### design.v
module bit32_2to1mux(out,sel,in1,in2);
input [31:0] in1,in2;
output [31:0] out;
input sel;
assign out = sel ? in2 : in1;
endmodule
module bit32AND (out,in1,in2);
input [31:0] in1,in2;
output [31:0] out;
assign {out}=in1 &in2;
endmodule
module bit32OR (out,in1,in2);
input [31:0] in1,in2;
output [31:0] out;
assign {out}=in1 | in2;
endmodule
module FA_dataflow (Cout, Sum,In1,In2,Cin);
input[31:0] In1,In2;
input Cin;
output Cout;
output[31:0] Sum;
assign {Cout,Sum}=In1+In2+Cin;
endmodule
module bit32_3to1_mux(out,sel,in1,in2,in3);
    input [31:0] in1, in2, in3;
    output [31:0] out;
    input [1:0] sel;
    wire[31:0] out1;
    bit32_2to1mux mux1(out1,sel[0],in1,in2);
    bit32_2to1mux mux2(out,sel[1],out1,in3);
endmodule
module ALU(in1, in2,binvert,carryin,op,result,carryout);
    input [31:0] in1,in2;
    output [31:0] result;
    input [1:0] op;
    input carryin;
    input binvert;
    output carryout;
    wire [31:0] andresult,orresult,sum,
    binvertresult;
    wire[31:0] b_inv;
    assign b_inv = ~in2;    
    bit32_2to1mux mux1(binvertresult,
    binvert,in2,b_inv);
    bit32AND ander(andresult,in1,binvertresult);
    bit32OR orer(orresult,in1,binvertresult);
    FA_dataflow adde(carryout,sum,in1,binvertresult,
    carryin);
    bit32_3to1_mux mux2(result,op,andresult,
    orresult,sum);
endmodule
module alu_control(o0,o1,o2,op, ALUOp1, ALUOp0);
    output o0,o1,o2;
    input [5:0] op;
    input ALUOp1, ALUOp0;
    assign o2 = ALUOp0 | (ALUOp1 & op[1]);
    assign o1 = (~ALUOp1) | (~op[2]);
    assign o0 = ALUOp1 & (op[3] | op[0]);
endmodule
module ANDarray (RegDst,ALUSrc, MemtoReg, RegWrite, MemRead, MemWrite,Branch,ALUOp0,ALUOp1,Op);
input [5:0] Op;
output RegDst,ALUSrc,MemtoReg, RegWrite, MemRead, MemWrite,Branch,ALUOp0,ALUOp1;
wire Rformat, lw,sw,beq,addi;
assign Rformat= (~Op[0])& (~Op[1])& (~Op[2])& (~Op[3])& (~Op[4])& (~Op[5]);
assign lw = (Op[5]) & (~Op[4]) & (~Op[3]) & (~Op[2]) & (Op[1]) & (Op[0]);
assign sw = (Op[5]) & (~Op[4]) & (Op[3]) & (~Op[2]) & (Op[1]) & (Op[0]);
assign beq = (~Op[5]) & (~Op[4]) & (~Op[3]) & (Op[2]) & (~Op[1]) & (~Op[0]);
assign addi = (~Op[5]) & (~Op[4]) & (Op[3]) & (~Op[2]) & (~Op[1]) & (~Op[0]);
assign RegDst=Rformat;
assign ALUSrc = lw | sw | addi;
assign MemtoReg = lw;
assign RegWrite = Rformat | lw | addi;
assign MemRead = lw;
assign MemWrite = sw;
assign Branch = beq;
assign ALUOp1 = Rformat;
assign ALUOp0 = beq;
endmodule
module sign_extender(outp, inp);
output[31:0] outp;
input[15:0] inp;
assign outp = (inp[15]==1)? {16'hFFFF,inp} : {16'h0000,inp};
endmodule
module RegFile32(clk,reset,ReadReg1,ReadReg2,WriteData,WriteReg,RegWrite,ReadData1,ReadData2); 
input clk, reset, RegWrite;
input[31:0] WriteData;
output[31:0] ReadData1, ReadData2;
input[4:0] ReadReg1, ReadReg2, WriteReg;
reg[1023:0] registers;
always @ (posedge clk or negedge reset)
begin
if (!reset)
registers <= 1024'b00;
else if (RegWrite)
registers[WriteReg*32 +: 32] <= WriteData;
end
assign ReadData1 = registers[ReadReg1*32 +: 32];
assign ReadData2 = registers[ReadReg2*32 +: 32];
endmodule
module data_memory(clk,Address,WriteData,MemWrite,ReadData); 
input clk, MemWrite;
input[31:0] WriteData;
output[31:0] ReadData;
input[4:0] Address;
reg[1023:0] registers;
always @ (posedge clk)
begin
if (MemWrite)
registers[Address*32 +: 32] <= WriteData;
end
assign ReadData = registers[Address*32 +: 32];
endmodule
module SCDDataPath(ALUout, instr, reset, clk);
output[31:0] ALUout;
input clk, reset;
input[31:0] instr;
wire[31:0] ReadMemData,in1,in2,aluresult,signextended,instruction, ReadData1, ReadData2, WriteData;
wire RegDst, ALUSrc, MemtoReg, RegWrite, MemRead, MemWrite, Branch, ALUOp0, ALUOp1, ALUOp2;
wire o0, o1, o2, carryout;
wire[4:0] WriteReg;
assign instruction = instr;
ANDarray control_unit(RegDst,ALUSrc, MemtoReg, RegWrite, MemRead, MemWrite,Branch,ALUOp0,ALUOp1,instruction[31:26]);
assign WriteReg = (RegDst==1)? instruction[15:11] : instruction[20:16];
RegFile32 register_file(clk,reset,instruction[25:21],instruction[20:16],WriteData,WriteReg,RegWrite,ReadData1,ReadData2);
sign_extender sign_extend(signextended, instruction[15:0]);
bit32_2to1mux alu_src_mux(in2,ALUSrc,ReadData2,signextended);
alu_control alu_con_instancce(o0,o1,o2,instruction[5:0], ALUOp1, ALUOp0);
ALU alu_instance(ReadData1,in2,o2,o2,{o1,o0},ALUout,carryout);
data_memory data_mem_instance(clk,ALUout[4:0],ReadData2,MemWrite,ReadMemData);
bit32_2to1mux data_mem_mux(WriteData,MemtoReg,ALUout,ReadMemData);
endmodule
### run.sh
#!/bin/bash
# the make line also repeats each setting of config.mk as NAME=value (left out here)
make -C /OpenROAD-flow-scripts/flow DESIGN_CONFIG=/design/flow/config.mk WORK_HOME=/design/flow/orfs CLKGATE_MAP_FILE= finish
### config.mk
export PLATFORM = sky130hd
export DESIGN_NAME = SCDDataPath
export DESIGN_NICKNAME = SCDDataPath
export VERILOG_FILES = /design/flow/design.v
export SDC_FILE = /design/flow/constraint.sdc
export NUM_CORES = 4
export LEC_CHECK = 0
export CAP_MARGIN = 20
export CORE_MARGIN = 2
export CORE_UTILIZATION = 72
export CTS_CLUSTER_SIZE = 72
export PLACE_DENSITY_LB_ADDON = 0.0
export SETUP_SLACK_MARGIN = 1.72
export SLEW_MARGIN = 20
### constraint.sdc
create_clock -name core_clock -period 5.9 [get_ports {clk}]
set_input_delay 1.1800 -clock core_clock [delete_from_list [all_inputs] [get_ports {clk}]]
set_output_delay 1.1800 -clock core_clock [all_outputs]
set_load 0.01 [all_outputs]
==> results.tsv, run 1 <==
metric	value	unit
Place WS	-2434	ps
Critical path origin	instr[16]	
YS warnings	2	
Setup crit end kind	output port	
gr usage total	46.87	%
CTS H-tree lvls	4	
crit path kind	primary input to output port	
GPL Wtd Cong	0.9749	
crit path max fanout	6	
Period minus WS final	7281	ps
CTS tree	built	
CTS hold repair buffers	0	
PortBufs	65	
combinational fraction of design power	14.4	%
Synth cell types	94	
slowest library cell on the worst path	mux4_2	
Core Area	154000	um2
Area Overhead vs Synth	24.76	%
sw frac	25.94	%
yosys stat area	111600	um2
Fail Reasons	setup timing	
Finished Cell Area	139200	um2
largest net degree at the start of global routing	189	
Sink Count	2048	
WP depth	27	
CP peak stage delay	590	ps
yosys adder share	0.7916	%
Reg power frac	45.3	%
Switching Power	8.690	mW
Avg Cell Area, Syn	14.27	um2
Max-slew headroom	24.47	%
Fill cells	5468	
delay-heaviest family, CP	multiplexers	
FF-to-FF End	data_mem_instance.registers[948]$_DFFE_PP_	
syn_nets	7922	
R2R Path Start	register_file.registers[610]$_DFFE_PN0P_	
1st-iter DRT viols	14400	
Post-Syn Area	111600	um2
Synth async-reset ratio	50.00	%
Reg2Reg Setup Slack	-160	ps
sequential fraction of the synthesis area	50.52	%
die y size	397.7	um
Setup Skew	42.49	ps
Startpoint Class	primary input	
CP required	4720	ps
setup violators final	2077	
Routed WL	415.5	mm
P_leak	55.42	nW
Worst Path Arrival	6100	ps
clock group share of total power	40.4	%
crit path to	ALUout[27]	
Routed WL per cell	37.69	um
worst vdd ir	0.2825	mV
global route overflow	0	
maximum clock insertion buffer count	3	
status	failed layout checks	
Final TNS setup	-664620	ps
top cells by count	mux2_2, dfrtp_1, edfxtp_1	
I/O pins	66	
setup slack after layout	-1381	ps
Rows	144	
via density per instance	7.889	
Seq group	15.2	mW
Top cells by area	edfxtp_1, dfrtp_1, mux4_2	
die footprint	158100	um2
1st-pass router iterations	8	
Post-synth EDFFs	1024	
P_int	24.81	mW
first-pass GRT wire length	544.1	mm
power in the clock group	13.5	mW
Initial Utilization	72.44	%
biggest area consumer among synthesized cells	edfxtp_1	
initial antenna violation count	19	
dpl hpwl	232.4	mm
crit share post-route	123.4	%
XORs/XNORs by Area	0.4317	%
stage-log warning count	104	
Yosys reg bits	2048	
group drawing the most power	registers	
RSZ-0062 raised after global routing	yes	
f_max	0.1373	GHz
Compound Share, Synth	6.877	%
most numerous cell in the Yosys netlist	mux2_2	
Worst-path clk slew	60	ps
yosys cell count	7818	
simple-gate share of the synthesized area	4.123	%
Die X	397.7	um
Tightest Hold Check Type	primary input to asynchronous set/reset pin	
post-route ant nets	0	
area share, top type	27.56	%
vias after detailed routing	86970	
Total Nets Final	8900	
Post-Syn Instances	7818	
Buf/Inv on CP	11	
area post-placement	124300	um2
Power Density	240.6	nW/um2
Slew Viols, Final	0	
largest family of logic cells by area	multiplexers	
Max-cap violations	0	
worst-margin pin slew	1133	ps
Final Hold Viols	0	
Synth Flop Type	edfxtp_1	
hold slack	388.5	ps
Core Util, Final	90.37	%
Mux cell area share	33.76	%
buffer type at the clock tree root	clkbuf_16	
DRC	0	
CTS Buf Count	203	
vias in the first global route	84160	
clock insertion delay at the later pin of the skew report	860	ps
Worst R2R Path Depth	24	
comb pwr	4.81	mW
cell repeated most along the worst path	buf_6	
==> area by class of cell <==
type                            count  area [um2]  share of cell area [%]
Sequential cell                  2048       56370                   40.49
Multi-Input combinational cell   4858       55190                   39.64
Timing Repair Buffer             1593       17870                   12.84
Clock buffer                      285        5942                   4.268
Tap cell                         2044        2557                   1.837
Clock inverter                     92       867.1                  0.6228
Inverter                           92       381.6                  0.2741
Antenna cell                       12       30.03                 0.02157
==> through the flow <==
step / instances / total power, mW
floorplan: 7818 / 17.84
detailed placement: 10370 / 19.36
global placement: 10370 / 19.28
global route: 11010 / 34.02
finish: 11020 / 33.50
CTS: 10880 / 32.65
==> per-layer routing <==
metal / part of all wire, % / vias up / track usage [%] / wire (um)
met1: 31 / 43110 / 61.15 / 129200
met3: 15 / 2687 / 13.03 / 63610
li1: - / 32560 / - / -
met5: 0.10 / - / 0 / 422
met2: 44 / 8599 / 71.13 / 182500
met4: 9.6 / 20 / 28.09 / 39800
==> what timing repair did <==
item,in CTS,in global routing
cloned,22,51
setup buffers,118,79
gates resized,472,909
pin swaps,121,248
endpoints found under the setup margin,2080,2080
==> inputs of run 2 (changes only) <==
Settings changed: CORE_UTILIZATION 72 to 64, CTS_CLUSTER_SIZE 72 to default, PLACE_DENSITY_LB_ADDON 0.0 to default, SETUP_SLACK_MARGIN 1.72 to 1.78.
Clock period 5.9 ns to 6.25 ns, I/O delays scaled along.
==> results.tsv, run 2 <==
metric	value	unit	change
Routed WL per cell	31.09	um	-18%
Core Util, Final	77.03	%	-13 points
Synth Flop Type	edfxtp_1		
Switching Power	7.587	mW	-13%
combinational fraction of design power	13.1	%	-1.3 points
Post-synth EDFFs	1024		unchanged
CP required	5000	ps	+280 ps
setup slack after layout	-1119	ps	+262.9 ps
setup violators final	28		-99%
clock group share of total power	40.8	%	+0.4 points
Max-slew headroom	25.15	%	+0.68 points
worst-margin pin slew	1114	ps	-18.77 ps
crit share post-route	117.9	%	-5.5 points
Worst R2R Path Depth	24		unchanged
Setup crit end kind	output port		
I/O pins	66		unchanged
Fail Reasons	setup timing		
Period minus WS final	7369	ps	
crit path kind	primary input to output port		
Reg2Reg Setup Slack	570	ps	+730 ps
CTS tree	built		
XORs/XNORs by Area	0.4317	%	unchanged
DRC	0		unchanged
clock insertion delay at the later pin of the skew report	870	ps	about the same
Tightest Hold Check Type	primary input to asynchronous set/reset pin		
Area Overhead vs Synth	19.86	%	
Critical path origin	instr[16]		
top cells by count	mux2_2, dfrtp_1, edfxtp_1		
vias in the first global route	77580		-7.8%
Core Area	173600	um2	+13%
CTS Buf Count	209		+3.0%
f_max	0.1357	GHz	
Initial Utilization	64.27	%	-8.2 points
Final Hold Viols	0		unchanged
group drawing the most power	registers		
1st-iter DRT viols	9436		-34%
Seq group	14.3	mW	-6%
largest net degree at the start of global routing	154		-19%
RSZ-0062 raised after global routing	yes		
met3 wire length	31.78	mm	-50%
crit path max fanout	6		unchanged
biggest area consumer among synthesized cells	edfxtp_1		
Max-cap violations	0		unchanged
first-pass GRT wire length	509.1	mm	-6.4%
Detail Route met2 WL	162.2	mm	-11%
dpl hpwl	226.3	mm	-2.6%
Slew Viols, Final	0		unchanged
Die X	421.6	um	+6.0%
met1 WL	133.1	mm	+3.0%
P_int	23.47	mW	-5.4%
syn_nets	7922		unchanged
vias after detailed routing	77600		-11%
die footprint	177700	um2	+12%
sequential fraction of the synthesis area	50.52	%	unchanged
yosys cell count	7818		unchanged
Yosys reg bits	2048		unchanged
Top cells by area	edfxtp_1, dfrtp_1, mux4_2		
status	failed layout checks		
Reg power frac	46.1	%	+0.8 points
post-route ant nets	0		unchanged
gr usage total	38.39	%	-8.5 points
R2R Path Start	register_file.registers[642]$_DFFE_PN0P_		
Rows	153		+6.3%
Place WS	-2334	ps	+100.3 ps
Power Density	232.2	nW/um2	-3.5%
delay-heaviest family, CP	multiplexers		
Post-Syn Area	111600	um2	unchanged
Startpoint Class	primary input		
yosys stat area	111600	um2	unchanged
Fill cells	10660		+95%
Avg Cell Area, Syn	14.27	um2	unchanged
Routed WL	343.6	mm	-17%
GPL Wtd Cong	0.9454		-3.0%
P_leak	52.32	nW	-5.6%
CP Cell Sequence	buf_12, buf_12, buf_12, buf_6, mux4_2, mux4_2, mux2_4, mux2i_2, xnor2_1, ha_1, inv_2, o21bai_4, a21o_1, a221o_1, a221oi_2, o21ai_2, a211oi_4, buf_6, o21a_1, mux2i_1, buf_4, nor2_4, buf_6		
FF-to-FF End	register_file.registers[298]$_DFFE_PN0P_		
Post-Syn Instances	7818		unchanged
CTS hold repair buffers	0		unchanged
Worst Path Arrival	6120	ps	+20 ps
YS warnings	2		unchanged
Worst-path clk slew	60	ps	about the same
largest family of logic cells by area	multiplexers		
Mux cell area share	33.76	%	unchanged
simple-gate share of the synthesized area	4.123	%	unchanged
Total Nets Final	8660		-2.7%
Sink Count	2048		unchanged
buffer type at the clock tree root	clkbuf_16		
slowest library cell on the worst path	mux4_2		
yosys adder share	0.7916	%	unchanged
power in the clock group	12.7	mW	-6%
worst vdd ir	0.2907	mV	+2.9%
sw frac	24.43	%	-1.5 points
via density per instance	7.021		-11%
global route overflow	0		unchanged
maximum clock insertion buffer count	3		unchanged
stage-log warning count	81		-22%
Compound Share, Synth	6.877	%	unchanged
CP peak stage delay	550	ps	-40 ps
Buf/Inv on CP	8		-3
crit path to	ALUout[27]		
die y size	421.6	um	+6.0%
initial antenna violation count	9		-10
Synth async-reset ratio	50.00	%	unchanged
1st-pass router iterations	7		-1
Top Metal Used	met5		
PortBufs	65		unchanged
most numerous cell in the Yosys netlist	mux2_2		
Synth cell types	94		unchanged
CTS H-tree lvls	4		unchanged
Setup Skew	32.23	ps	-10.26 ps
WP depth	23		-15%
area share, top type	27.56	%	unchanged
comb pwr	4.08	mW	-15%
## run 2: through the flow
step	total power [mW]	setup TNS (ps)	hold WS [ps]	instance area (um2)	instances
6_report	31.05	-21670	355.4	133800	11050
5_1_grt	31.90	-24870	393.7	133800	11050
4_1_cts	30.92	-20490	356.4	131600	10970
3_5_place_dp	18.32	-1610100	486.3	123300	10520
3_3_place_gp	18.28	-1519520	476.5	123300	10520
2_1_floorplan	16.84	-	460.9	111600	7818
## run 2: per-layer routing
metal	up-vias	GRT usage, %
met5	-	0.2957
met4	8	17.07
met3	849	7.186
met2	4127	59.48
met1	40570	53.68
li1	32050	-
## run 2: final cells by class
class                   instances  area [um2]  area share, %
diodes                          1       2.502       0.001871
clock buffers                 288        5987          4.476
clock inverters                94       857.1         0.6408
inverters                      92       390.4         0.2919
multi-input cells            4858       53230          39.79
flip-flops and latches       2048       56370          42.15
well taps                    2325        2909          2.175
repair buffers               1347       14010          10.47
## run 2: repair_timing
item | CTS | global route
gates cloned | 3 | 13
pin swaps | 71 | 134
setup buffers | 58 | 73
endpoints found under the setup margin | 2080 | 2080
gates resized | 309 | 343
==> inputs of run 3 (changes only) <==
Settings changed: ABC_AREA from default to 0, CORE_ASPECT_RATIO from default to 1.11, CORE_MARGIN 2 to 7, CORE_UTILIZATION 64 to 40, GPL_ROUTABILITY_DRIVEN from default to 0, GPL_TIMING_DRIVEN from default to 0, HOLD_SLACK_MARGIN from default to 0.22, MAX_ROUTING_LAYER from default to met5, MIN_ROUTING_LAYER from default to met1, PLACE_DENSITY_LB_ADDON from default to 0.25, SETUP_SLACK_MARGIN 1.78 to 2.69, SLEW_MARGIN 20 to 10, TNS_END_PERCENT from default to 85.
Clock period 6.25 ns to 10.5 ns, I/O delays scaled along.
==> results.tsv, run 3 <==
metric	value	unit	change
Core Area	278000	um2	+60%
Period minus WS final	9419	ps	
clock insertion delay at the later pin of the skew report	910	ps	+40 ps
CTS Buf Count	225		+7.7%
crit path max fanout	10		+4
yosys adder share	0.7916	%	unchanged
Final TNS setup	0	ps	+21670 ps
biggest area consumer among synthesized cells	edfxtp_1		
Routed WL	444.9	mm	+29%
Logic area	52840	um2	-0.73%
Flop area	56370	um2	unchanged
Fill cells	23710		+120%
slowest library cell on the worst path	mux4_2		
syn_nets	7922		unchanged
Core Util, Final	47.95	%	-29 points
Post-Syn Area	111600	um2	unchanged
P_int	14.36	mW	-39%
Tightest Hold Check Type	flop to flop		
largest net degree at the start of global routing	165		+7.1%
Reg2Reg Setup Slack	3630	ps	+3060 ps
largest family of logic cells by area	multiplexers		
hold endpoint	register_file.registers[965]$_DFFE_PN0P_		
buffer type at the clock tree root	clkbuf_16		
setup violators final	0		-100%
FF-to-FF End	data_mem_instance.registers[862]$_DFFE_PP_		
CTS tree	built		
vias in the first global route	79280		+2.2%
RSZ-0062 raised after global routing	yes		
vias after detailed routing	80880		+4.2%
Post-Syn Instances	7818		unchanged
Post-synth EDFFs	1024		unchanged
combinational fraction of design power	13.6	%	+0.5 points
die y size	570.5	um	+35%
Routed WL per cell	35.80	um	+15%
Top cells by area	edfxtp_1, dfrtp_1, mux4_2		
Critical path origin	instr[22]		
Rows	204		+33%
Switching Power	5.158	mW	-32%
WHS Path Cells	2		
global route overflow	0		unchanged
Yosys reg bits	2048		unchanged
most numerous cell in the Yosys netlist	mux2_2		
1st-iter DRT viols	11510		+22%
Synth async-reset ratio	50.00	%	unchanged
hold slack	501.4	ps	+146.0 ps
via density per instance	6.508		-7.3%
WP depth	22		-4.3%
CP Cell Sequence	buf_4, clkbuf_2, clkbuf_8, mux4_2, mux4_2, mux2i_4, buf_12, inv_1, ha_1, a21o_1, and2_4, o21ai_1, nand2b_1, a31oi_4, nand3_2, o2111ai_2, nand2_1, xor2_1, a21oi_4, clkbuf_8, clkinvlp_4, buf_2		
XORs/XNORs by Area	0.4317	%	unchanged
Synth cell types	94		unchanged
sw frac	26.43	%	+2.0 points
CP required	8400	ps	+3400 ps
power in the clock group	8.34	mW	-34%
crit path kind	primary input to output port		
CTS H-tree lvls	4		unchanged
f_max	0.1062	GHz	
Buf/Inv on CP	8		unchanged
initial antenna violation count	33		+24
Final Hold Viols	0		unchanged
Setup crit end kind	output port		
worst vdd ir	0.1871	mV	-36%
Worst R2R Path Depth	30		+25%
Seq group	8.52	mW	-40%
Compound Share, Synth	6.877	%	unchanged
Setup Skew	45.13	ps	+12.90 ps
YS warnings	2		unchanged
area share, top type	27.56	%	unchanged
R2R Path Start	register_file.registers[642]$_DFFE_PN0P_		
Total Nets Final	8614		-0.53%
CP peak stage delay	560	ps	about the same
Die X	515.3	um	+22%
Slew Viols, Final	0		unchanged
dpl hpwl	327.5	mm	+45%
status	no timing/DRC/antenna violations		
1st-pass router iterations	9		+2
Area Overhead vs Synth	19.44	%	
Mux cell area share	33.76	%	unchanged
sequential fraction of the synthesis area	50.52	%	unchanged
stage-log warning count	84		+3.7%
post-route ant nets	0		unchanged
crit share post-route	89.71	%	-28 points
hold_sp	register_file.registers[965]$_DFFE_PN0P_		
Synth Flop Type	edfxtp_1		
Max-slew headroom	15.62	%	-9.5 points
yosys stat area	111600	um2	unchanged
Initial Utilization	40.14	%	-24 points
Startpoint Class	primary input		
total power	19.52	mW	-37%
first-pass GRT wire length	615.1	mm	+21%
die footprint	294000	um2	+65%
delay-heaviest family, CP	buffers and inverters		
Sink Count	2048		unchanged
group drawing the most power	registers		
maximum clock insertion buffer count	3		unchanged
comb pwr	2.66	mW	-35%
top cells by count	mux2_2, dfrtp_1, edfxtp_1		
Worst-path clk slew	60	ps	about the same
CTS hold repair buffers	0		unchanged
Reg power frac	43.6	%	-2.5 points
simple-gate share of the synthesized area	4.123	%	unchanged
I/O pins	66		unchanged
gr usage total	29.26	%	-9.1 points
DRC	0		unchanged
clock group share of total power	42.7	%	+1.9 points
Worst Path Arrival	7320	ps	+1200 ps
PortBufs	58		-11%
crit path to	ALUout[21]		
yosys cell count	7818		unchanged
Power Density	146.5	nW/um2	-37%
Max-cap violations	0		unchanged
Avg Cell Area, Syn	14.27	um2	unchanged
worst-margin pin slew	1266	ps	+151.4 ps
P_leak	50.37	nW	-3.7%
==> run 3: per-layer routing <==
| metal | track usage (%) | wire [um] |
|---|---|---|
| met5 | 0 | 76 |
| met4 | 18.11 | 35760 |
| met3 | 7.573 | 46420 |
| met2 | 45.48 | 201500 |
| met1 | 36.72 | 161200 |
==> run 3: layout make-up <==
class                      instances  share of cell area (%)
buffer                           820                   4.681
antenna                           20                 0.03755
clock buffer                     306                   4.695
clock inverter                   111                   1.033
multi-input combinational       4858                   39.64
inverter                          92                  0.2863
tap                             3708                   3.481
sequential                      2048                   42.30
timing repair buffer             465                   3.845
==> run 3: repair_timing <==
item | 4_1_cts | 5_1_grt
pin swaps | 68 | 58
buffers inserted | 121 | 117
gates resized | 768 | 711
endpoints found under the setup margin | 2080 | 2059
hold endpoints to repair | 0 | 0
gates cloned | 4 | 5
==> run 3: per-stage QoR <==
step	setup slack (ps)	std cells	cell area (um2)
2_1_floorplan	-24580	7818	111600
3_3_place_gp	-38660	11580	116800
3_5_place_dp	-3252	11740	119000
4_1_cts	1191	12280	130300
5_1_grt	968.8	12420	133300
6_report	1081	12430	133300
==> inputs of run 4 (changes only) <==
Settings changed: ABC_AREA 0 to default, CORE_ASPECT_RATIO 1.11 to default, CORE_MARGIN 7 to 2, CORE_UTILIZATION 40 to 72, CTS_CLUSTER_SIZE from default to 72, GPL_ROUTABILITY_DRIVEN 0 to default, GPL_TIMING_DRIVEN 0 to default, HOLD_SLACK_MARGIN 0.22 to default, MAX_ROUTING_LAYER met5 to default, MIN_ROUTING_LAYER met1 to default, PLACE_DENSITY_LB_ADDON 0.25 to 0.0, SETUP_SLACK_MARGIN 2.69 to 2.08, SLEW_MARGIN 10 to 20, TNS_END_PERCENT 85 to 5.
Clock period 10.5 ns to 6.98 ns, I/O delays scaled along.
==> results.tsv, run 4 <==
metric	value	unit	change
status	failed layout checks		
Fail Reasons	setup timing		
Post-synth EDFFs	1024		unchanged
worst vdd ir	0.2774	mV	+48%
Reg2Reg Setup Slack	1020	ps	-2610 ps
crit path kind	primary input to output port		
1st-pass router iterations	9		unchanged
dpl hpwl	225.0	mm	-31%
Core Area	154000	um2	-45%
syn_nets	7922		unchanged
sequential fraction of the synthesis area	50.52	%	unchanged
crit share post-route	108.6	%	+19 points
f_max	0.1319	GHz	
buffer type at the clock tree root	clkbuf_16		
Avg Cell Area, Syn	14.27	um2	unchanged
Total Nets Final	8367		-2.9%
Finished Cell Area	131300	um2	-1.5%
hold_sp	register_file.registers[462]$_DFFE_PN0P_		
slowest library cell on the worst path	mux4_2		
Seq group	12.8	mW	+50%
WP depth	22		unchanged
RSZ-0062 raised after global routing	yes		
area post-placement	120400	um2	+1.2%
Max-slew headroom	24.85	%	+9.2 points
die y size	397.7	um	-30%
CP peak stage delay	510	ps	-50 ps
Initial Utilization	72.44	%	+32 points
P_leak	51.05	nW	+1.3%
hold endpoint	register_file.registers[462]$_DFFE_PN0P_		
top cells by count	mux2_2, dfrtp_1, edfxtp_1		
WHS Path Cells	2		unchanged
Top cells by area	edfxtp_1, dfrtp_1, mux4_2		
crit path to	ALUout[23]		
final non-filler cell total	10480		-16%
YS warnings	2		unchanged
worst-margin pin slew	1127	ps	-138.4 ps
Startpoint Class	primary input		
maximum clock insertion buffer count	3		unchanged
simple-gate share of the synthesized area	4.123	%	unchanged
Post-Syn Area	111600	um2	unchanged
Final Hold Viols	0		unchanged
yosys stat area	111600	um2	unchanged
Buf/Inv on CP	9		+1
die footprint	158100	um2	-46%
setup slack after layout	-600.8	ps	-1682 ps
combinational fraction of design power	13.0	%	-0.6 points
total power	27.83	mW	+43%
gr usage total	44.22	%	+15 points
Synth Flop Type	edfxtp_1		
Critical path origin	instr[16]		
Tightest Hold Check Type	flop to flop		
PortBufs	65		+12%
Setup crit end kind	output port		
Yosys reg bits	2048		unchanged
Switching Power	6.890	mW	+34%
first-pass GRT wire length	514.1	mm	-16%
Compound Share, Synth	6.877	%	unchanged
setup violators final	22		+22
CP Cell Sequence	buf_16, buf_12, buf_16, buf_4, mux4_2, mux4_2, mux2_4, mux2i_1, xnor2_1, ha_1, buf_4, nand4_1, inv_1, a221o_1, a221oi_2, o21ai_2, buf_4, a211oi_4, buf_6, a211oi_2, o31a_2, buf_6		
CTS H-tree lvls	4		unchanged
CTS hold repair buffers	0		unchanged
CTS tree	built		
Worst R2R Path Depth	27		-10%
XORs/XNORs by Area	0.4317	%	unchanged
largest net degree at the start of global routing	197		+19%
FF-to-FF End	data_mem_instance.registers[757]$_DFFE_PP_		
Place WS	-1620	ps	+1632 ps
R2R Path Start	register_file.registers[738]$_DFFE_PN0P_		
most numerous cell in the Yosys netlist	mux2_2		
vias after detailed routing	79270		-2.0%
I/O pins	66		unchanged
yosys cell count	7818		unchanged
GPL Wtd Cong	0.9845		
1st-iter DRT viols	11210		-2.6%
cell repeated most along the worst path	buf_4		
largest family of logic cells by area	multiplexers		
crit path max fanout	6		-4
initial antenna violation count	11		-67%
P_int	20.94	mW	+46%
Reg power frac	46.0	%	+2.4 points
Worst Path Arrival	6180	ps	-1140 ps
Routed WL	351.8	mm	-21%
Power Density	212.0	nW/um2	+45%
Fill cells	7191		-70%
DRC	0		unchanged
clock group share of total power	40.9	%	-1.8 points
comb pwr	3.62	mW	+36%
Max-cap violations	0		unchanged
Area Overhead vs Synth	17.62	%	
Rows	144		-29%
biggest area consumer among synthesized cells	edfxtp_1		
Routed WL per cell	33.55	um	-6.3%
area share, top type	27.56	%	unchanged
Period minus WS final	7581	ps	
Synth cell types	94		unchanged
CP required	5580	ps	-2820 ps
Mux cell area share	33.76	%	unchanged
Slew Viols, Final	0		unchanged
Post-Syn Instances	7818		unchanged
yosys adder share	0.7916	%	unchanged
Synth async-reset ratio	50.00	%	unchanged
cell count after placement	9946		-15%
group drawing the most power	registers		
Sink Count	2048		unchanged
power in the clock group	11.4	mW	+37%
stage-log warning count	95		+13%
via density per instance	7.561		+16%
Setup Skew	53.20	ps	+8.066 ps
CTS Buf Count	205		-8.9%
Die X	397.7	um	-23%
global route overflow	0		unchanged
post-route ant nets	0		unchanged
delay-heaviest family, CP	AND-OR/OR-AND gates		
vias in the first global route	79460		+0.23%
sw frac	24.76	%	-1.7 points
clock insertion delay at the later pin of the skew report	870	ps	-40 ps
Worst-path clk slew	60	ps	about the same
==> run 4: final cells by class <==
cell class	instances	area [um2]	area share [%]
flip-flops and latches	2048	56370	42.95
multi-input cells	4858	53270	40.58
repair buffers	1058	11740	8.941
clock buffers	279	5773	4.398
well taps	2044	2557	1.948
clock inverters	100	1141	0.8694
inverters	92	394.1	0.3003
diodes	5	12.51	0.009533
==> run 4: repair_timing <==
| action | in CTS | in global routing |
|---|---|---|
| pin swaps | 120 | 84 |
| cloned | 11 | 8 |
| endpoints found under the setup margin | 2080 | 2080 |
| setup buffers | 96 | 39 |
| hold endpoints to repair | 0 | 0 |
| gates resized | 526 | 221 |
==> run 4: metal layers <==
layer | part of all wire (%) | GRT usage (%)
met5 | 0.013 | 0
met4 | 6.5 | 23.36
met3 | 13 | 12.75
met2 | 46 | 67.36
met1 | 34 | 58.48
==> run 4: per-stage QoR <==
stage	hold WS [ps]	TNS [ps]	utilization [%]
floorplan	460.9	-	-
global placement	474.6	-508810	78.16
detailed placement	487.8	-696090	78.16
CTS	496.3	-5775	84.27
global route	527.1	-9535	85.20
finish	503.2	-7251	85.20
==> inputs of run 5 (changes only) <==
Settings changed: CELL_PAD_IN_SITES_DETAIL_PLACEMENT from default to 2, CORE_UTILIZATION 72 to 40, CTS_CLUSTER_DIAMETER from default to 271, CTS_CLUSTER_SIZE 72 to default, GPL_ROUTABILITY_DRIVEN from default to 0, PLACE_DENSITY_LB_ADDON 0.0 to default, SETUP_SLACK_MARGIN 2.08 to default, TNS_END_PERCENT 5 to default.
Clock period 6.98 ns to 10.5 ns, I/O delays scaled along.
==> results.tsv, run 5 <==
metric	value	unit	change
status	failed layout checks		
Fail Reasons	setup timing		
sw frac	25.98	%	+1.2 points
Post-synth EDFFs	1024		unchanged
first-pass GRT wire length	660.0	mm	+28%
Worst Path Arrival	8570	ps	+2390 ps
Rows	193		+34%
simple-gate share of the synthesized area	4.123	%	unchanged
yosys cell count	7818		unchanged
hold slack	512.9	ps	+9.693 ps
worst-margin pin slew	1282	ps	+154.4 ps
cell repeated most along the worst path	a21o_1		
R2R Path Start	register_file.registers[225]$_DFFE_PN0P_		
Routed WL	455.9	mm	+30%
combinational fraction of design power	11.1	%	-1.9 points
Final TNS setup	-694.3	ps	+6557 ps
WP depth	20		-9.1%
largest family of logic cells by area	multiplexers		
slowest library cell on the worst path	mux2i_1		
P_leak	46.35	nW	-9.2%
Worst-path clk slew	60	ps	about the same
CP required	8400	ps	+2820 ps
largest net degree at the start of global routing	190		-3.6%
buffer type at the clock tree root	clkbuf_16		
Switching Power	4.937	mW	-28%
comb pwr	2.11	mW	-42%
Top cells by area	edfxtp_1, dfrtp_1, mux4_2		
Sink Count	2048		unchanged
die footprint	283200	um2	+79%
Area Overhead vs Synth	11.73	%	
Logic area	51950	um2	-2.5%
crit path to	ALUout[28]		
Initial Utilization	40.29	%	-32 points
Seq group	8.53	mW	-33%
Startpoint Class	primary input		
yosys stat area	111600	um2	unchanged
DRC	0		unchanged
Reg2Reg Setup Slack	2500	ps	+1480 ps
Finished Cell Area	124700	um2	-5.0%
delay-heaviest family, CP	AND-OR/OR-AND gates		
1st-iter DRT viols	10200		-9.0%
Slew Viols, Final	0		unchanged
maximum clock insertion buffer count	4		+1
Period minus WS final	10670	ps	
dpl hpwl	271.9	mm	+21%
Critical path origin	instr[16]		
Flop area	56370	um2	unchanged
most numerous cell in the Yosys netlist	mux2_2		
PortBufs	65		unchanged
Buf/Inv on CP	5		-4
hold endpoint	register_file.registers[234]$_DFFE_PN0P_		
hold_sp	register_file.registers[234]$_DFFE_PN0P_		
P_int	14.07	mW	-33%
clock insertion delay at the later pin of the skew report	950	ps	+80 ps
Mux cell area share	33.76	%	unchanged
CTS Buf Count	231		+13%
1st-pass router iterations	6		-3
Power Density	152.4	nW/um2	-28%
Max-slew headroom	14.25	%	-11 points
top cells by count	mux2_2, dfrtp_1, edfxtp_1		
CP peak stage delay	590	ps	+80 ps
clock group share of total power	44.0	%	+3.1 points
gr usage total	31.65	%	-13 points
Place WS	-56.82	ps	+1563 ps
Setup Skew	82.32	ps	+29.13 ps
Fill cells	25840		+260%
post-route ant nets	0		unchanged
Synth cell types	94		unchanged
crit path kind	primary input to output port		
via density per instance	7.020		-7.1%
YS warnings	2		unchanged
Post-Syn Area	111600	um2	unchanged
global route overflow	0		unchanged
power in the clock group	8.37	mW	-27%
f_max	0.09374	GHz	
Routed WL per cell	39.52	um	+18%
crit share post-route	101.6	%	-7.0 points
stage-log warning count	95		unchanged
setup slack after layout	-168.4	ps	+432.4 ps
vias after detailed routing	80990		+2.2%
CP Cell Sequence	buf_16, buf_12, mux4_2, mux4_2, mux2_2, mux2i_1, xnor2_1, ha_1, a21o_1, a21o_1, a21o_1, a41oi_1, o21ai_0, a221oi_2, buf_4, a211oi_2, o21a_1, o31ai_1, buf_4, clkdlybuf4s50_1		
Post-Syn Instances	7818		unchanged
area share, top type	27.56	%	unchanged
Final Hold Viols	0		unchanged
vias in the first global route	88650		+12%
Compound Share, Synth	6.877	%	unchanged
setup violators final	6		-73%
die y size	532.2	um	+34%
group drawing the most power	registers		
CTS hold repair buffers	0		unchanged
Synth async-reset ratio	50.00	%	unchanged
Die X	532.2	um	+34%
sequential fraction of the synthesis area	50.52	%	unchanged
yosys adder share	0.7916	%	unchanged
biggest area consumer among synthesized cells	edfxtp_1		
Max-cap violations	0		unchanged
Setup crit end kind	output port		
Avg Cell Area, Syn	14.27	um2	unchanged
XORs/XNORs by Area	0.4317	%	unchanged
Tightest Hold Check Type	flop to flop		
Synth Flop Type	edfxtp_1		
crit path max fanout	28		+22
area post-placement	117000	um2	-2.8%
Yosys reg bits	2048		unchanged
syn_nets	7922		unchanged
I/O pins	66		unchanged
CTS H-tree lvls	4		unchanged
Reg power frac	44.9	%	-1.1 points
initial antenna violation count	25		+14
CTS tree	built		
worst vdd ir	0.1283	mV	-54%
Core Area	277000	um2	+80%
WHS Path Cells	2		unchanged
FF-to-FF End	data_mem_instance.registers[137]$_DFFE_PP_		
Worst R2R Path Depth	23		-15%
Total Nets Final	7742		-7.5%
Core Util, Final	45.01	%	-40 points
-- run 5: area by class of cell --
cell class | instances | area share (%)
sequential | 2048 | 45.22
multi-input combinational | 4858 | 41.67
clock buffer | 328 | 5.212
tap | 3705 | 3.718
timing repair buffer | 407 | 3.083
clock inverter | 89 | 0.7918
inverter | 92 | 0.2940
antenna | 10 | 0.02007
-- run 5: per-layer routing --
layer | GRT usage [%] | wire (um)
met1 | 38.79 | 163600
met5 | 0 | 136
met2 | 50.41 | 215300
met3 | 7.550 | 43900
met4 | 19.81 | 33010
-- run 5: stage by stage --
stage	total power [mW]	std cells
after floorplan	10.02	7818
after global placement	10.63	11110
after detailed placement	10.72	11110
after CTS	19.04	11520
after global routing	19.43	11530
final	19.00	11540
-- run 5: timing repair --
item                                    CTS  global route
gates resized                             1            19
pin swaps                                 0             1
buffers inserted                          0             1
gates cloned                              0             1
endpoints found under the setup margin    1            14
==> inputs of run 6 (changes only) <==
Settings changed: CELL_PAD_IN_SITES_DETAIL_PLACEMENT 2 to default, CORE_MARGIN 2 to 5, CTS_CLUSTER_DIAMETER 271 to default, GPL_TIMING_DRIVEN from default to 0, MAX_ROUTING_LAYER from default to met4, MIN_ROUTING_LAYER from default to met2, PLACE_DENSITY_LB_ADDON from default to 0.25.
==> results.tsv, run 6 <==
metric	value	unit	change
most numerous cell in the Yosys netlist	mux2_2		
Run Error	[ERROR GRT-0116] Global routing finished with congestion. Check the congestion regions in the DRC Viewer.		
largest family of logic cells by area	multiplexers		
CTS Buf Count	229		-0.87%
XORs/XNORs by Area	0.4317	%	unchanged
Post-Syn Area	111600	um2	unchanged
YS warnings	2		unchanged
Core Area	278700	um2	+0.61%
CTS hold repair buffers	0		unchanged
dpl hpwl	340.2	mm	+25%
Post-synth EDFFs	1024		unchanged
top cells by count	mux2_2, dfrtp_1, edfxtp_1		
maximum clock insertion buffer count	4		unchanged
status	stopped before the end		
Synth async-reset ratio	50.00	%	unchanged
Rows	194		+0.52%
PortBufs	58		-11%
syn_nets	7922		unchanged
Yosys reg bits	2048		unchanged
gr usage total	59.23	%	
simple-gate share of the synthesized area	4.123	%	unchanged
biggest area consumer among synthesized cells	edfxtp_1		
buffer type at the clock tree root	clkbuf_16		
Sink Count	2048		unchanged
Avg Cell Area, Syn	14.27	um2	unchanged
Synth cell types	94		unchanged
die footprint	289600	um2	+2.3%
Post-Syn Instances	7818		unchanged
Mux cell area share	33.76	%	unchanged
Synth Flop Type	edfxtp_1		
yosys adder share	0.7916	%	unchanged
Compound Share, Synth	6.877	%	unchanged
I/O pins	66		unchanged
Top cells by area	edfxtp_1, dfrtp_1, mux4_2		
Initial Utilization	40.04	%	-0.24 points
Place WS	-3109	ps	-3052 ps
yosys stat area	111600	um2	unchanged
global route overflow	79		
yosys cell count	7818		unchanged
Die X	538.2	um	+1.1%
stage reached	global routing		
CTS H-tree lvls	4		unchanged
area share, top type	27.56	%	unchanged
sequential fraction of the synthesis area	50.52	%	unchanged
die y size	538.2	um	+1.1%
run 6: layer usage:
layer	GRT overflow	GRT usage, %
met2	4	61.75
met5	-	-
met4	7	41.08
met3	68	67.25
met1	-	-
run 6: per-stage QoR:
| step | instances | hold slack, ps | cell area (um2) |
|---|---|---|---|
| 2_1_floorplan | 7818 | 460.9 | 111600 |
| 3_3_place_gp | 11600 | 472.3 | 116800 |
| 3_5_place_dp | 11740 | 487.3 | 118900 |
| 4_1_cts | 12150 | 500.8 | 127000 |
run 6: timing repair:
| action | in CTS |
|---|---|
| gates resized | 212 |
| pin swaps | 7 |
| setup endpoints to repair | 1836 |
| buffers inserted | 11 |
==> inputs of run 7 (changes only) <==
Settings changed: CAP_MARGIN 20 to 0, CORE_ASPECT_RATIO from default to 0.89, CORE_MARGIN 5 to 2, CORE_UTILIZATION 40 to 72, CTS_CLUSTER_SIZE from default to 31, GPL_ROUTABILITY_DRIVEN 0 to default, GPL_TIMING_DRIVEN 0 to default, MAX_ROUTING_LAYER met4 to default, MIN_ROUTING_LAYER met2 to default, PLACE_DENSITY_LB_ADDON 0.25 to 0.0, SETUP_SLACK_MARGIN from default to -0.58.
Clock period 10.5 ns to 8.13 ns, I/O delays scaled along.
==> results.tsv, run 7 <==
metric	value	unit	change
Setup Skew	42.22	ps	
Top cells by area	edfxtp_1, dfrtp_1, mux4_2		
Synth Flop Type	edfxtp_1		
slowest library cell on the worst path	clkdlybuf4s50_1		
sequential fraction of the synthesis area	50.52	%	unchanged
crit path to	ALUout[27]		
CP required	6500	ps	
Reg2Reg Setup Slack	1830	ps	
P_int	17.43	mW	
I/O pins	66		unchanged
Avg Cell Area, Syn	14.27	um2	unchanged
Compound Share, Synth	6.877	%	unchanged
WP depth	21		
GPL Wtd Cong	0.9787		
Worst-path clk slew	60	ps	
delay-heaviest family, CP	AND-OR/OR-AND gates		
Synth async-reset ratio	50.00	%	unchanged
comb pwr	2.60	mW	
yosys cell count	7818		unchanged
clock insertion delay at the later pin of the skew report	880	ps	
Total Nets Final	7980		
Sink Count	2048		unchanged
Final TNS setup	-4098	ps	
combinational fraction of design power	11.2	%	
top cells by count	mux2_2, dfrtp_1, edfxtp_1		
Post-Syn Instances	7818		unchanged
Yosys reg bits	2048		unchanged
initial antenna violation count	4		
group drawing the most power	registers		
Tightest Hold Check Type	flop to flop		
vias after detailed routing	77030		
cell count after placement	9739		-17%
Post-synth EDFFs	1024		unchanged
DRC	0		
vias in the first global route	76680		
power in the clock group	9.57	mW	
P_leak	47.53	nW	
setup violators final	20		
worst-margin pin slew	1187	ps	
XORs/XNORs by Area	0.4317	%	unchanged
buffer type at the clock tree root	clkbuf_16		
crit share post-route	104.9	%	
via density per instance	7.611		
simple-gate share of the synthesized area	4.123	%	unchanged
Rows	136		-30%
hold_sp	register_file.registers[998]$_DFFE_PN0P_		
Post-Syn Area	111600	um2	unchanged
status	failed layout checks		
CP Cell Sequence	clkdlybuf4s50_1, or3_1, o21a_1, or3_1, buf_4, buf_4, mux2i_1, xnor2_1, ha_1, a21o_1, a21o_1, a221o_1, a221oi_2, o21ai_1, a211oi_1, buf_4, o21a_1, mux2i_2, nor2_1, buf_4, clkdlybuf4s50_1		
CP peak stage delay	510	ps	
setup slack after layout	-398.4	ps	
R2R Path Start	register_file.registers[994]$_DFFE_PN0P_		
f_max	0.1173	GHz	
Routed WL	344.9	mm	
Setup crit end kind	output port		
dpl hpwl	218.6	mm	-36%
Period minus WS final	8528	ps	
CTS hold repair buffers	0		unchanged
area share, top type	27.56	%	unchanged
largest family of logic cells by area	multiplexers		
Area Overhead vs Synth	11.52	%	
Startpoint Class	primary input		
Initial Utilization	72.38	%	+32 points
1st-pass router iterations	8		
largest net degree at the start of global routing	193		
1st-iter DRT viols	11610		
Reg power frac	47.5	%	
Worst R2R Path Depth	23		
most numerous cell in the Yosys netlist	mux2_2		
Synth cell types	94		unchanged
Worst Path Arrival	6900	ps	
Seq group	11.0	mW	
CTS H-tree lvls	4		unchanged
Max-cap violations	0		
biggest area consumer among synthesized cells	edfxtp_1		
worst vdd ir	0.2486	mV	
Routed WL per cell	34.08	um	
FF-to-FF End	data_mem_instance.registers[128]$_DFFE_PP_		
Max-slew headroom	20.84	%	
syn_nets	7922		unchanged
YS warnings	2		unchanged
Critical path origin	instr[26]		
post-route ant nets	0		
yosys adder share	0.7916	%	unchanged
Fail Reasons	setup timing		
Fill cells	8478		
Die X	421.3	um	-22%
hold slack	501.6	ps	
Core Area	154200	um2	-45%
CTS tree	built		
global route overflow	0		
CTS Buf Count	200		-13%
final non-filler cell total	10120		
cell repeated most along the worst path	buf_4		
Core Util, Final	80.72	%	
sw frac	24.81	%	
die footprint	158200	um2	-45%
Final Hold Viols	0		
first-pass GRT wire length	508.5	mm	
Power Density	186.3	nW/um2	
maximum clock insertion buffer count	3		-1
WHS Path Cells	2		
PortBufs	65		+12%
crit path kind	primary input to output port		
Place WS	-714.9	ps	+2394 ps
yosys stat area	111600	um2	unchanged
clock group share of total power	41.3	%	
Buf/Inv on CP	6		
crit path max fanout	9		
gr usage total	43.69	%	
Slew Viols, Final	0		
Switching Power	5.750	mW	
Mux cell area share	33.76	%	unchanged
stage-log warning count	89		
hold endpoint	register_file.registers[998]$_DFFE_PN0P_		
die y size	375.4	um	-30%
[run 7: cell type report]
cell class	count	area, um2	share of cell area [%]
inverters	92	366.6	0.2946
repair buffers	676	6502	5.225
flip-flops and latches	2048	56370	45.30
clock buffers	277	5763	4.631
clock inverters	96	933.4	0.7501
well taps	2070	2590	2.081
diodes	3	7.507	0.006033
multi-input cells	4858	51900	41.71
[run 7: repair_timing]
item	in CTS	in global routing
buffers inserted	0	3
gates cloned	0	5
gates resized	5	23
endpoints found under the setup margin	3	12
pin swaps	0	5
[run 7: metal layers]
metal,routed length (um),up-vias,GRT usage (%)
met4,19170,2,20.58
met2,152700,5738,63.26
met3,48220,1062,13.37
met1,124800,39590,61.55
li1,-,30630,-
met5,17,-,0
[run 7: metrics by stage]
stage	power [mW]	area (um2)
floorplan	12.95	111600
CTS	23.13	124200
finish	23.18	124400
global route	23.71	124400
global placement	13.71	117400
detailed placement	13.75	117500
==> inputs of run 8 (changes only) <==
Settings changed: CAP_MARGIN 0 to 20, CORE_ASPECT_RATIO 0.89 to default, CORE_UTILIZATION 72 to 66, CTS_CLUSTER_SIZE 31 to 20, PLACE_DENSITY_LB_ADDON 0.0 to default, SETUP_SLACK_MARGIN -0.58 to default.
Clock period 8.13 ns to 8.16 ns, I/O delays scaled along.
==> results.tsv, run 8 <==
metric	value	unit	change
status	failed layout checks		
Fail Reasons	setup timing		
combinational fraction of design power	11.3	%	about the same
via density per instance	7.270		-4.5%
Total Nets Final	8106		+1.6%
crit path kind	primary input to output port		
area post-placement	118500	um2	+0.85%
biggest area consumer among synthesized cells	edfxtp_1		
Period minus WS final	8302	ps	
Die X	415.2	um	-1.5%
Finished Cell Area	126800	um2	+1.9%
Rows	150		+10%
yosys stat area	111600	um2	unchanged
clock insertion delay at the later pin of the skew report	870	ps	about the same
yosys cell count	7818		unchanged
delay-heaviest family, CP	AND-OR/OR-AND gates		
1st-pass router iterations	6		-2
P_int	17.84	mW	+2.4%
Top cells by area	edfxtp_1, dfrtp_1, mux4_2		
Routed WL per cell	32.49	um	-4.7%
Startpoint Class	primary input		
Synth cell types	94		unchanged
FF-to-FF End	register_file.registers[831]$_DFFE_PN0P_		
busiest layer in global routing	met2		
die footprint	172400	um2	+9.0%
power in the clock group	9.95	mW	+4.0%
vias in the first global route	74440		-2.9%
Compound Share, Synth	6.877	%	unchanged
Reg2Reg Setup Slack	1940	ps	+110 ps
gr usage total	39.17	%	-4.5 points
CP Cell Sequence	buf_16, buf_12, buf_6, mux4_2, mux4_2, mux2_4, mux2i_4, xnor2_2, ha_1, a21oi_2, o21bai_1, a21o_1, a221o_1, a221oi_2, o21ai_2, a211oi_4, buf_4, o21a_4, mux2i_4, buf_6, nor2_1, buf_4, clkbuf_2		
Post-Syn Area	111600	um2	unchanged
CTS H-tree lvls	4		unchanged
Initial Utilization	66.58	%	-5.8 points
WP depth	23		+9.5%
GPL Wtd Cong	0.9401		-3.9%
Logic area	52260	um2	+0.69%
group drawing the most power	registers		
maximum clock insertion buffer count	3		unchanged
f_max	0.1205	GHz	
Slew Viols, Final	0		unchanged
Worst-path clk slew	60	ps	about the same
sw frac	24.32	%	-0.49 points
Worst R2R Path Depth	21		-8.7%
crit path to	ALUout[27]		
I/O pins	66		unchanged
vias after detailed routing	75520		-2.0%
CP required	6530	ps	+30 ps
Post-Syn Instances	7818		unchanged
die y size	415.2	um	+11%
R2R Path Start	register_file.registers[738]$_DFFE_PN0P_		
stage-log warning count	93		+4.5%
buffer type at the clock tree root	clkbuf_16		
crit path max fanout	7		-2
slowest library cell on the worst path	mux4_2		
setup violators final	3		-85%
cell count after placement	9936		+2.0%
met3 GRT Util	7.722	%	-5.6 points
Sink Count	2048		unchanged
Fill cells	10320		+22%
Flop area	56370	um2	unchanged
largest family of logic cells by area	multiplexers		
dpl hpwl	222.4	mm	+1.7%
final non-filler cell total	10390		+2.6%
Seq group	11.0	mW	about the same
worst vdd ir	0.2330	mV	-6.3%
global route overflow	0		unchanged
Routed WL	337.5	mm	-2.2%
Switching Power	5.733	mW	-0.30%
largest net degree at the start of global routing	200		+3.6%
Synth Flop Type	edfxtp_1		
first-pass GRT wire length	498.4	mm	-2.0%
Tightest Hold Check Type	flop to flop		
worst-margin pin slew	1200	ps	+12.89 ps
Mux cell area share	33.76	%	unchanged
Setup Skew	30.67	ps	-11.55 ps
Reg power frac	46.5	%	-1.0 points
WHS Path Cells	2		unchanged
simple-gate share of the synthesized area	4.123	%	unchanged
CTS Buf Count	212		+6.0%
RSZ-0062 raised after global routing	yes		
setup slack after layout	-141.5	ps	+256.9 ps
Critical path origin	instr[16]		
met1 usage	55.09	%	-6.5 points
Avg Cell Area, Syn	14.27	um2	unchanged
most numerous cell in the Yosys netlist	mux2_2		
Synth async-reset ratio	50.00	%	unchanged
Yosys reg bits	2048		unchanged
met2 usage	60.30	%	-3.0 points
hold endpoint	register_file.registers[494]$_DFFE_PN0P_		
CTS hold repair buffers	0		unchanged
YS warnings	2		unchanged
Setup crit end kind	output port		
Buf/Inv on CP	7		+1
Post-synth EDFFs	1024		unchanged
top cells by count	mux2_2, dfrtp_1, edfxtp_1		
post-route ant nets	0		unchanged
Core Area	167600	um2	+8.7%
1st-iter DRT viols	10290		-11%
Core Util, Final	75.66	%	-5.1 points
P_leak	48.77	nW	+2.6%
Worst Path Arrival	6670	ps	-230 ps
Final TNS setup	-258.6	ps	+3840 ps
CP peak stage delay	500	ps	about the same
CTS tree	built		
sequential fraction of the synthesis area	50.52	%	unchanged
Max-slew headroom	19.98	%	-0.86 points
Area Overhead vs Synth	13.64	%	
Final Hold Viols	0		unchanged
Max-cap violations	0		unchanged
crit share post-route	101.7	%	-3.2 points
clock group share of total power	42.2	%	+0.9 points
XORs/XNORs by Area	0.4317	%	unchanged
hold_sp	register_file.registers[494]$_DFFE_PN0P_		
Power Density	185.9	nW/um2	-0.20%
PortBufs	65		unchanged
DRC	0		unchanged
yosys adder share	0.7916	%	unchanged
syn_nets	7922		unchanged
initial antenna violation count	9		+5
comb pwr	2.66	mW	+2%
area share, top type	27.56	%	unchanged
-- run 8: what timing repair did --
item / 4_1_cts / 5_1_grt
pin swaps: 22 / 50
setup endpoints to repair: 24 / 24
setup buffers: 12 / 37
cloned: 3 / 4
resized: 100 / 101
-- run 8: metal layers --
layer  wire length (um)  part of all wire, %
met2             158300                   47
met1             129700                   38
met4              16170                  4.8
met5                 59                0.017
met3              33260                  9.9
-- run 8: through the flow --
step                      power (mW)  hold WS (ps)  setup slack (ps)
after global placement         13.72         472.9             -1112
after detailed placement       13.76         485.0             -1081
after CTS                      23.59         497.9            -189.2
after global routing           24.19         525.1            -208.0
final                          23.57         496.4            -141.5
after floorplan                12.90         460.9            -26450
-- run 8: area by class of cell --
type,instances,share of cell area [%]
Antenna cell,3,0.005920
Clock buffer,299,4.852
Clock inverter,94,0.7459
Inverter,92,0.2911
Multi-Input combinational cell,4858,41.21
Sequential cell,2048,44.45
Tap cell,2204,2.175
Timing Repair Buffer,790,6.263
==> inputs of run 9 (changes only) <==
Settings changed: CELL_PAD_IN_SITES_DETAIL_PLACEMENT from default to 1, CORE_UTILIZATION 66 to 27, CTS_CLUSTER_SIZE 20 to default, GPL_ROUTABILITY_DRIVEN from default to 1, MAX_ROUTING_LAYER from default to met4, MIN_ROUTING_LAYER from default to met2, PLACE_DENSITY_LB_ADDON from default to 0.28, SETUP_SLACK_MARGIN from default to 1.82.
Clock period 8.16 ns to 11.4 ns, I/O delays scaled along.
==> results.tsv, run 9 <==
metric	value	unit	change
Synth Flop Type	edfxtp_1		
CTS Buf Count	236		+11%
comb pwr	2.05	mW	-23%
Post-Syn Area	111600	um2	unchanged
global route overflow	0		unchanged
via density per instance	7.375		+1.4%
Flop area	56370	um2	unchanged
worst-margin pin slew	1272	ps	+72.12 ps
CP peak stage delay	490	ps	about the same
Mux cell area share	33.76	%	unchanged
Top cells by area	edfxtp_1, dfrtp_1, mux4_2		
slowest library cell on the worst path	mux4_2		
Reg power frac	43.9	%	-2.6 points
RSZ-0062 raised after global routing	yes		
1st-iter DRT viols	17990		+75%
Routed WL	431.6	mm	+28%
WP depth	22		-4.3%
Tightest Hold Check Type	flop to flop		
area share, top type	27.56	%	unchanged
dpl hpwl	261.5	mm	+18%
Post-synth EDFFs	1024		unchanged
Power Density	137.8	nW/um2	-26%
PortBufs	65		unchanged
Final TNS setup	0	ps	+258.6 ps
clock insertion delay at the later pin of the skew report	1010	ps	+140 ps
vias after detailed routing	99410		+32%
R2R Path Start	register_file.registers[226]$_DFFE_PN0P_		
worst vdd ir	0.1461	mV	-37%
Compound Share, Synth	6.877	%	unchanged
cell count after placement	12870		+30%
Reg2Reg Setup Slack	3450	ps	+1510 ps
I/O pins	66		unchanged
buffer type at the clock tree root	clkbuf_16		
P_int	13.06	mW	-27%
Startpoint Class	primary input		
Yosys reg bits	2048		unchanged
YS warnings	2		unchanged
Seq group	7.85	mW	-29%
Die X	646.9	um	+56%
final non-filler cell total	13480		+30%
cell repeated most along the worst path	buf_16		
Buf/Inv on CP	8		+1
gr usage total	31.75	%	-7.4 points
syn_nets	7922		unchanged
total power	17.88	mW	-24%
Post-Syn Instances	7818		unchanged
Max-cap violations	0		unchanged
crit path to	ALUout[31]		
sw frac	26.93	%	+2.6 points
largest family of logic cells by area	multiplexers		
stage-log warning count	108		+16%
yosys cell count	7818		unchanged
Avg Cell Area, Syn	14.27	um2	unchanged
clock group share of total power	44.6	%	+2.4 points
Synth async-reset ratio	50.00	%	unchanged
crit share post-route	84.54	%	-17 points
die y size	646.9	um	+56%
Critical path origin	instr[16]		
CTS tree	built		
Area Overhead vs Synth	16.23	%	
biggest area consumer among synthesized cells	edfxtp_1		
Fill cells	43310		+320%
hold endpoint	register_file.registers[554]$_DFFE_PN0P_		
1st-pass router iterations	14		+8
P_leak	47.56	nW	-2.5%
largest net degree at the start of global routing	181		-9.5%
hold_sp	register_file.registers[554]$_DFFE_PN0P_		
CTS H-tree lvls	4		unchanged
hold slack	503.8	ps	+7.395 ps
DRC	0		unchanged
Core Util, Final	31.46	%	-44 points
Total Nets Final	7876		-2.8%
Max-slew headroom	14.97	%	-5.0 points
combinational fraction of design power	11.5	%	+0.2 points
delay-heaviest family, CP	multiplexers		
Final Hold Viols	0		unchanged
area post-placement	119300	um2	+0.74%
Period minus WS final	9638	ps	
Finished Cell Area	129700	um2	+2.3%
Logic area	52800	um2	+1.0%
simple-gate share of the synthesized area	4.123	%	unchanged
setup violators final	0		-3
crit path kind	primary input to output port		
CP required	9120	ps	+2590 ps
group drawing the most power	clock		
FF-to-FF End	data_mem_instance.registers[18]$_DFFE_PP_		
Worst-path clk slew	60	ps	about the same
maximum clock insertion buffer count	4		+1
Sink Count	2048		unchanged
XORs/XNORs by Area	0.4317	%	unchanged
GPL Wtd Cong	0.9690		+3.1%
Rows	236		+57%
status	no timing/DRC/antenna violations		
Worst R2R Path Depth	22		+4.8%
vias in the first global route	115700		+55%
first-pass GRT wire length	614.2	mm	+23%
Slew Viols, Final	0		unchanged
yosys stat area	111600	um2	unchanged
power in the clock group	7.97	mW	-20%
crit path max fanout	8		+1
die footprint	418400	um2	+140%
top cells by count	mux2_2, dfrtp_1, edfxtp_1		
initial antenna violation count	2		-7
CP Cell Sequence	buf_16, buf_16, buf_8, buf_16, mux4_2, mux4_2, mux2_4, mux2i_1, xnor2_1, ha_1, buf_4, nand4_1, inv_1, a221o_1, a221oi_2, o21ai_2, a211oi_2, buf_4, nor2_1, a221oi_4, nand2_4, buf_6		
post-route ant nets	0		unchanged
setup slack after layout	1762	ps	+1904 ps
WHS Path Cells	2		unchanged
Place WS	38.35	ps	+1119 ps
Setup crit end kind	output port		
most numerous cell in the Yosys netlist	mux2_2		
Core Area	412200	um2	+150%
sequential fraction of the synthesis area	50.52	%	unchanged
Routed WL per cell	32.02	um	-1.4%
f_max	0.1038	GHz	
yosys adder share	0.7916	%	unchanged
Setup Skew	90.09	ps	+59.42 ps
Synth cell types	94		unchanged
Switching Power	4.815	mW	-16%
Worst Path Arrival	7360	ps	+690 ps
Initial Utilization	27.07	%	-40 points
[run 9: area by class of cell]
class | count | area share [%]
Inverter | 92 | 0.3087
Timing Repair Buffer | 533 | 4.191
Clock inverter | 111 | 1.006
Tap cell | 5474 | 5.281
Sequential cell | 2048 | 43.47
Clock buffer | 320 | 4.959
Multi-Input combinational cell | 4861 | 40.71
Antenna cell | 41 | 0.07911
[run 9: what timing repair did]
action | in CTS | in global routing
gates resized | 186 | 98
hold buffers | 0 | 0
cloned | 9 | 6
pin swaps | 49 | 50
setup endpoints to repair | 28 | 27
setup buffers | 70 | 50
[run 9: per-layer routing]
layer | global-route usage, % | share of wire, % | vias up
met5 | - | 0 | -
met4 | 8.591 | 9.6 | 0
met3 | 40.17 | 42 | 3323
met2 | 35.92 | 48 | 33010
met1 | - | 0 | 32840
li1 | - | - | 30240
==> inputs of run 10 (changes only) <==
Settings changed: CELL_PAD_IN_SITES_DETAIL_PLACEMENT 1 to default, CORE_UTILIZATION 27 to 72, CTS_CLUSTER_SIZE from default to 100, GPL_ROUTABILITY_DRIVEN 1 to default, MAX_ROUTING_LAYER met4 to default, MIN_ROUTING_LAYER met2 to default, PLACE_DENSITY_LB_ADDON 0.28 to default, SETUP_SLACK_MARGIN 1.82 to default.
Clock period 11.4 ns to 11.2 ns, I/O delays scaled along.
==> results.tsv, run 10 <==
metric	value	unit	change
Fill cells	8792		-80%
Startpoint Class	primary input		
Worst Path Arrival	8560	ps	+1200 ps
Initial Utilization	72.44	%	+45 points
yosys adder share	0.7916	%	unchanged
Core Area	154000	um2	-63%
Switching Power	4.142	mW	-14%
post-CTS setup buffer count	0		-100%
CP Cell Sequence	buf_8, buf_12, mux4_2, mux4_2, nand2_1, nand2_1, mux2i_1, xnor2_1, ha_1, a21o_1, and2_1, o21ai_0, nand2b_1, a31oi_1, buf_4, nand3_1, o2111ai_1, a2111oi_0, buf_4, nor2_1, xor2_1, a21oi_1, clkdlybuf4s50_1		
Post-Syn Instances	7818		unchanged
Total Nets Final	7686		-2.4%
most numerous cell in the Yosys netlist	mux2_2		
Post-synth EDFFs	1024		unchanged
gr usage total	42.16	%	+10 points
die footprint	158100	um2	-62%
Buf/Inv on CP	5		-3
hold_sp	register_file.registers[707]$_DFFE_PN0P_		
CP required	8960	ps	-160 ps
YS warnings	2		unchanged
largest family of logic cells by area	multiplexers		
hold endpoint	register_file.registers[707]$_DFFE_PN0P_		
largest net degree at the start of global routing	202		+12%
slowest library cell on the worst path	a2111oi_0		
vias after detailed routing	74920		-25%
sw frac	24.61	%	-2.3 points
post-route ant nets	0		unchanged
buffer type at the clock tree root	clkbuf_16		
Routed WL	330.2	mm	-23%
Post-Syn Area	111600	um2	unchanged
FF-to-FF End	data_mem_instance.registers[1]$_DFFE_PP_		
P_int	12.69	mW	-2.9%
Power Density	138.7	nW/um2	+0.65%
Detail Route met2 WL	153.8	mm	-26%
CTS tree	built		
dpl hpwl	208.6	mm	-20%
WHS Path Cells	2		unchanged
# resized after CTS	0		-100%
Final TNS setup	0	ps	unchanged
Critical path origin	instr[17]		
Die X	397.7	um	-39%
Tightest Hold Check Type	flop to flop		
stage-log warning count	85		-21%
power in the clock group	7.04	mW	-12%
Seq group	7.99	mW	+2%
Final Hold Viols	0		unchanged
via density per instance	7.640		+3.6%
Avg Cell Area, Syn	14.27	um2	unchanged
WP depth	23		+4.5%
Area Overhead vs Synth	8.707	%	
CP peak stage delay	690	ps	+200 ps
total power	16.83	mW	-5.9%
Synth async-reset ratio	50.00	%	unchanged
status	no timing/DRC/antenna violations		
worst vdd ir	0.1524	mV	+4.3%
R2R Path Start	register_file.registers[738]$_DFFE_PN0P_		
Max-cap violations	0		unchanged
sequential fraction of the synthesis area	50.52	%	unchanged
1st-pass router iterations	7		-7
Logic area	51750	um2	-2.0%
Reg2Reg Setup Slack	3770	ps	+320 ps
f_max	0.09260	GHz	
worst-margin pin slew	1183	ps	-89.59 ps
first-pass GRT wire length	490.3	mm	-20%
Yosys reg bits	2048		unchanged
maximum clock insertion buffer count	3		-1
top cells by count	mux2_2, dfrtp_1, edfxtp_1		
Worst-path clk slew	60	ps	about the same
GPL Wtd Cong	0.9369		-3.3%
group drawing the most power	registers		
Synth Flop Type	edfxtp_1		
Top cells by area	edfxtp_1, dfrtp_1, mux4_2		
simple-gate share of the synthesized area	4.123	%	unchanged
Reg power frac	47.5	%	+3.6 points
Rows	144		-39%
PortBufs	65		unchanged
area share, top type	27.56	%	unchanged
Slew Viols, Final	0		unchanged
P_leak	45.78	nW	-3.8%
Period minus WS final	10800	ps	
crit path max fanout	88		+80
Sink Count	2048		unchanged
setup violators final	0		unchanged
comb pwr	1.80	mW	-12%
crit path kind	primary input to output port		
Synth cell types	94		unchanged
delay-heaviest family, CP	buffers and inverters		
Max-slew headroom	21.14	%	+6.2 points
I/O pins	66		unchanged
met3 wire length	37.55	mm	-79%
biggest area consumer among synthesized cells	edfxtp_1		
global route overflow	0		unchanged
RSZ-0062 raised after global routing	no		
Setup Skew	43.14	ps	-46.95 ps
Compound Share, Synth	6.877	%	unchanged
vias in the first global route	74840		-35%
Setup crit end kind	output port		
syn_nets	7922		unchanged
CTS hold repair buffers	0		unchanged
Worst R2R Path Depth	20		-9.1%
final non-filler cell total	9806		-27%
CTS Buf Count	207		-12%
Flop area	56370	um2	unchanged
1st-iter DRT viols	10680		-41%
combinational fraction of design power	10.7	%	-0.8 points
die y size	397.7	um	-39%
cell count after placement	9415		-27%
Mux cell area share	33.76	%	unchanged
yosys cell count	7818		unchanged
met1 WL	120.4	mm	+120.4 mm
Top Metal Used	met5		
DRC	0		unchanged
crit path to	ALUout[29]		
CTS H-tree lvls	4		unchanged
clock insertion delay at the later pin of the skew report	840	ps	-170 ps
Routed WL per cell	33.68	um	+5.2%
clock group share of total power	41.9	%	-2.7 points
initial antenna violation count	11		+9
crit share post-route	96.42	%	+12 points
hold slack	498.7	ps	-5.138 ps
XORs/XNORs by Area	0.4317	%	unchanged
yosys stat area	111600	um2	unchanged
==> run 10: metrics by stage <==
step / cell area, um2 / worst slack [ps] / util [%]
after floorplan: 111600 / -24020 / -
after global placement: 114300 / 603.0 / 74.19
after detailed placement: 114300 / 535.8 / 74.23
after CTS: 121200 / 497.5 / 78.69
after global routing: 121300 / 150.8 / 78.74
final: 121300 / 401.0 / 78.74
==> run 10: layout make-up <==
class / instances / share of cell area [%]
Timing Repair Buffer: 375 / 2.765
Multi-Input combinational cell: 4858 / 42.66
Clock inverter: 112 / 0.9634
Antenna cell: 7 / 0.01444
Sequential cell: 2048 / 46.47
Inverter: 92 / 0.3022
Clock buffer: 270 / 4.708
Tap cell: 2044 / 2.108
==> run 10: per-layer routing <==
metal | track usage (%) | up-vias
met3 | 10.19 | 1131
met2 | 64.38 | 4939
met5 | 0 | -
li1 | - | 30070
met4 | 20.68 | 12
met1 | 57.78 | 38760
Power is estimated from default activity; no workload was simulated.
